Design MOTOR_TOP, start of the top module:
module MOTOR_TOP#(   
    parameter C_AXI_ID_WIDTH       = 4,         
    parameter C_AXI_ADDR_WIDTH     = 16,        
    parameter C_AXI_DATA_WIDTH     = 64,        
    parameter C_AXI_NBURST_SUPPORT = 1'b0,      
    parameter C_AXI_BURST_TYPE     = 2'b00,     
    parameter WATCH_DOG_WIDTH      = 12,         
    parameter C_ADDR_SUMOFFSET     =   32'h0000_1000,
    parameter C_ADDR_MOTOR2ETH     =   32'h0000_0000,       
    parameter C_ADDR_ETH2MOTOR     =   32'hE000_0000    
)(    
    input                               sys_clk,
    input                               sys_rst,
   	output                            	saxi_wready,  
   	input [C_AXI_ID_WIDTH-1:0]        	saxi_wid,     
   	input [C_AXI_ADDR_WIDTH-1:0]      	saxi_waddr,   
   	input [7:0]                       	saxi_wlen,    
   	input [2:0]                       	saxi_wsize,   
   	input [1:0]                       	saxi_wburst,  
   	input [1:0]                       	saxi_wlock,   
   	input [3:0]                       	saxi_wcache,  
   	input [2:0]                       	saxi_wprot,   
   	input                             	saxi_wvalid,  
   	output                            	saxi_wd_wready,   
   	input [C_AXI_DATA_WIDTH-1:0]      	saxi_wd_wdata,     
   	input [C_AXI_DATA_WIDTH/8-1:0]    	saxi_wd_wstrb,     
   	input                             	saxi_wd_wlast,     
   	input                             	saxi_wd_wvalid,    
   	output  [C_AXI_ID_WIDTH-1:0]      	saxi_wb_bid,      
   	output  [1:0]                     	saxi_wb_bresp,    
   	output                            	saxi_wb_bvalid,   
   	input                             	saxi_wb_bready,   
   	output                            	saxi_rready,      
   	input [C_AXI_ID_WIDTH-1:0]        	saxi_rid,         
   	input [C_AXI_ADDR_WIDTH-1:0]      	saxi_raddr,       
   	input [7:0]                       	saxi_rlen,        
   	input [2:0]                       	saxi_rsize,       
   	input [1:0]                       	saxi_rburst,      
   	input [1:0]                       	saxi_rlock,       
   	input [3:0]                       	saxi_rcache,      
  ...
Size in the first run: ~2100 cells after synthesis, ~350 flip-flops, ~500 I/O pins, about 0.018 mm^2 of cells after synthesis.
==> flow/config.mk <==
export PLATFORM = sky130hd
export DESIGN_NAME = MOTOR_TOP
export DESIGN_NICKNAME = MOTOR_TOP
export VERILOG_FILES = /design/flow/design.v
export SDC_FILE = /design/flow/constraint.sdc
export NUM_CORES = 4
export LEC_CHECK = 0
export CAP_MARGIN = 20
export CELL_PAD_IN_SITES_DETAIL_PLACEMENT = 1
export CELL_PAD_IN_SITES_GLOBAL_PLACEMENT = 0
export CORE_MARGIN = 2
export CORE_UTILIZATION = 15
export GPL_TIMING_DRIVEN = 0
export MAX_ROUTING_LAYER = met5
export SETUP_SLACK_MARGIN = 1.8
export SLEW_MARGIN = 35
export TNS_END_PERCENT = 90
==> flow/constraint.sdc <==
create_clock -name core_clock -period 13.6 [get_ports {sys_clk}]
set_input_delay 2.7200 -clock core_clock [delete_from_list [all_inputs] [get_ports {sys_clk}]]
set_output_delay 2.7200 -clock core_clock [all_outputs]
set_load 0.01 [all_outputs]
run.sh (not shown) runs the stock make flow with config.mk's settings and CLKGATE_MAP_FILE=.
The baseline went through all stages and came out clean.
Rerun with:
Settings changed: CELL_PAD_IN_SITES_DETAIL_PLACEMENT 1 to not set, CELL_PAD_IN_SITES_GLOBAL_PLACEMENT 0 to not set, CORE_UTILIZATION 15 to 54, GPL_TIMING_DRIVEN 0 to not set, MAX_ROUTING_LAYER met5 to not set, SETUP_SLACK_MARGIN 1.8 to not set, SLEW_MARGIN 35 to 20, TNS_END_PERCENT 90 to not set.
Clock period 13.6 ns to 9.95 ns, I/O delays scaled along.
After rerunning:
- die area came out lower by 72%
- power came out higher by 37%
- synthesized area does not change
- design area came out lower by 13%
- routed wire length came out lower by 31%
- global-route usage came out higher by 16 points
- sequential power came out higher by 36%
- non-clock buffer count came out lower by 275
- hold slack loses 0.0034 ns
- count of clock-buffer cells in the layout came out higher by 9

* * *

Starting RTL as in the previous note.
clock: 4.82 ns
lec_check: 0
abc_area: 1
cap_margin: 0
core_aspect_ratio: 0.92
core_margin: 2
core_utilization: 72
cts_cluster_diameter: 42
cts_cluster_size: 16
gpl_routability_driven: 1
min_routing_layer: met1
place_density: 0.82
setup_slack_margin: 0.65
slew_margin: 25
tns_end_percent: 5
Rerun with:
- ABC_AREA: 1 -> default
- CAP_MARGIN: 0 -> 20
- CORE_ASPECT_RATIO: 0.92 -> default
- CTS_CLUSTER_DIAMETER: 42 -> default
- CTS_CLUSTER_SIZE: 16 -> 99
- GPL_ROUTABILITY_DRIVEN: 1 -> default
- MIN_ROUTING_LAYER: met1 -> default
- PLACE_DENSITY: 0.82 -> default
- SETUP_SLACK_MARGIN: 0.65 -> default
- SLEW_MARGIN: 25 -> 20
- TNS_END_PERCENT: 5 -> default
- clock period: 4.82 -> 13.4 ns (I/O delays scaled with it)
=> Design area falls by 6.2%. Synthesized cell count went down by 21%. Clock-buffer cell count goes up by 5. Register-to-register slack gets better by 4.5 ns. Synthesized area goes down by 6.5%. Worst setup slack improved by 2.1 ns. Worst hold slack gains 0.024 ns.
Power is estimated from default activity; no workload was simulated.
